// as2650
module as2650(
	input reset,
	output [12:0] adr,
	input [7:0] dbus_in,
	output [7:0] dbus_out,
	output oeb,
	output rw,
	output opreq,
	output wrp,
	output m_io,
	output d_c,
	input sense,
	output flag,
	input clk
);
	reg [7:0] r0;
	reg [7:0] r123[2:0];
	reg [7:0] r123_2[2:0];
	reg [14:0] pc;
	reg [7:0] psu;
	reg [7:0] psl;
	reg [7:0] ins_reg;
	reg [14:0] stack[7:0];
	reg [7:0] cycle;
	reg halted;
	reg [7:0] holding_reg;
	reg [7:0] addr_buff;
	reg [1:0] idx_ctrl;
	assign flag = psu[6];
	reg r_opreq;
	assign opreq = r_opreq;
	reg r_rw;
	assign rw = r_rw;
	reg [12:0] r_addr;
	assign adr = r_addr;
	reg r_m_io;
	assign m_io = r_m_io;
	reg r_d_c;
	assign d_c = r_d_c;
	reg r_wrp;
	assign wrp = r_wrp;
	reg [7:0] b_buf;
	assign oeb = r_rw ? 0 : 1;
	assign dbus_out = b_buf;
	wire [7:0] instr_reg = ins_reg[1:0] == 0 ? r0 : (psl[4] ? r123_2[ins_reg[1:0] - 1] : r123[ins_reg[1:0] - 1]);
	wire [7:0] instr_reg_p1 = instr_reg + 1;
	wire [7:0] instr_reg_m1 = instr_reg - 1;
	wire [14:0] branch_addr = pc + (dbus_in[6:0] >= 64 ? -(64 - (dbus_in[6:0] - 64)) : dbus_in[6:0]);
	wire carry = psl[0];
	wire overflow = psl[2];
  ...
For scale: roughly 4500 cells after synthesis, about 280 flip-flops, roughly 39 I/O pins.
export LEC_CHECK = 0
export ABC_AREA = 1
export CAP_MARGIN = 15
export CELL_PAD_IN_SITES_DETAIL_PLACEMENT = 0
export CELL_PAD_IN_SITES_GLOBAL_PLACEMENT = 0
export CORE_ASPECT_RATIO = 0.89
export CORE_MARGIN = 2
export CORE_UTILIZATION = 72
export CTS_CLUSTER_DIAMETER = 240
export CTS_CLUSTER_SIZE = 14
export HOLD_SLACK_MARGIN = 0.17
export PLACE_DENSITY_LB_ADDON = 0.2
export SETUP_SLACK_MARGIN = -0.03
export SLEW_MARGIN = 40
create_clock -name core_clock -period 4.06 [get_ports {clk}]
run.sh (not shown) runs the stock make flow with config.mk's settings and CLKGATE_MAP_FILE=.
The baseline did not get past global routing (5_1_grt).
Change:
ABC_AREA = not set   (was 1)
CAP_MARGIN = 20   (was 15)
CELL_PAD_IN_SITES_DETAIL_PLACEMENT = not set   (was 0)
CELL_PAD_IN_SITES_GLOBAL_PLACEMENT = not set   (was 0)
CORE_ASPECT_RATIO = not set   (was 0.89)
CORE_UTILIZATION = 40   (was 72)
CTS_CLUSTER_DIAMETER = not set   (was 240)
CTS_CLUSTER_SIZE = not set   (was 14)
HOLD_SLACK_MARGIN = not set   (was 0.17)
PLACE_DENSITY_LB_ADDON = not set   (was 0.2)
SETUP_SLACK_MARGIN = -0.52   (was -0.03)
SLEW_MARGIN = 20   (was 40)
clock period = 7.24 ns   (was 4.06 ns; I/O delays follow)
Result: The changed run ran to the end with no violations. Die size rose by 73%. Synthesized area drops by 2.8%. Synthesized cell count drops by 20%.
Change:
CORE_UTILIZATION = 61   (was 40)
CTS_CLUSTER_DIAMETER = 29   (was not set)
SETUP_SLACK_MARGIN = 1.3   (was -0.52)
clock period = 5.38 ns   (was 7.24 ns; I/O delays follow)
=> This time the run stopped in global routing (5_1_grt), error GRT-0232; die area fell by 34%; area after synthesis stays the same; synthesized cell count is unchanged.
Change:
CORE_UTILIZATION = 64   (was 61)
CTS_CLUSTER_DIAMETER = not set   (was 29)
MAX_ROUTING_LAYER = met4   (was not set)
SETUP_SLACK_MARGIN = 1.97   (was 1.3)
clock period = 8.0 ns   (was 5.38 ns; I/O delays follow)
After rerunning: The new run finished with timing, DRC and antenna clean; area after synthesis stays the same; die size came out lower by 4.6%; synthesized cell count does not change.

* * *

as2650 again, from the RTL that the note above started with.
## as2650
module as2650(
	input reset,
	output [12:0] adr,
	input [7:0] dbus_in,
	output [7:0] dbus_out,
	output oeb,
	output rw,
	output opreq,
	output wrp,
	output m_io,
	output d_c,
	input sense,
	output flag,
	input clk
);
make LEC_CHECK=0 ABC_AREA=1 CAP_MARGIN=20 CORE_MARGIN=2 CORE_UTILIZATION=70 CTS_CLUSTER_SIZE=31 PLACE_DENSITY_LB_ADDON=0.2 SETUP_SLACK_MARGIN=1.23 SLEW_MARGIN=20 finish   # period 4.48 ns
The baseline ended with an error in 5_1_grt with GRT-0116.
==> next run, changes <==
Settings changed: ABC_AREA 1 to default, CORE_UTILIZATION 70 to 40, CTS_CLUSTER_SIZE 31 to default, PLACE_DENSITY_LB_ADDON 0.2 to default, SETUP_SLACK_MARGIN 1.23 to default.
Clock period 4.48 ns to 4.14 ns, I/O delays scaled along.
=> The changed run completed and failed the layout checks on negative setup slack. Area after synthesis shrinks by 2.8%. Synthesized cell count shrinks by 20%. Die area grows by 69%.

* * *

== run D ==
Starting RTL as in the previous note.
clock: 4.95 ns
lec_check: 0
abc_area: 1
cap_margin: 15
cell_pad_in_sites_detail_placement: 0
cell_pad_in_sites_global_placement: 1
core_aspect_ratio: 1.68
core_margin: 2
core_utilization: 55
cts_cluster_diameter: 240
hold_slack_margin: 0.17
place_density_lb_addon: 0.15
setup_slack_margin: -0.03
slew_margin: 20
tns_end_percent: 5
Run D | ERROR | global routing (5_1_grt)
What run E does differently from run D at the input level:
- TNS_END_PERCENT: 5 -> unset
- HOLD_SLACK_MARGIN: 0.17 -> unset
- CELL_PAD_IN_SITES_GLOBAL_PLACEMENT: 1 -> unset
- PLACE_DENSITY_LB_ADDON: 0.15 -> unset
- SETUP_SLACK_MARGIN: -0.03 -> 1.18
- CELL_PAD_IN_SITES_DETAIL_PLACEMENT: 0 -> unset
- CTS_CLUSTER_DIAMETER: 240 -> unset
- CTS_CLUSTER_SIZE: unset -> 31
- CAP_MARGIN: 15 -> 20
- CORE_UTILIZATION: 55 -> 70
- CORE_ASPECT_RATIO: 1.68 -> unset
- the clock period (ns, I/O delays scaled along): 4.95 -> 4.48
--- outcome ---
- Run status, run E: aborted in global routing (5_1_grt), error GRT-0116
- Reported for run D and run E, synthesized-area fraction occupied by adder cells turned out identical to the last digit.
- Measured against each other, run D and run E differ in setup fix buffers added after clock tree synthesis, the lower figure coming from run D.
- Compared with run D, run E shows weighted congestion at the end of routability-driven global placement that has gone up slightly.
- Diff run D -> run E | die size | decrease of about 20%
- Delta(total of cells resized after clock tree synthesis, run E - run D) > 0
- The row count reported for run E is smaller than that of run D by about 30%.
- X dimension of the die (lower): run D
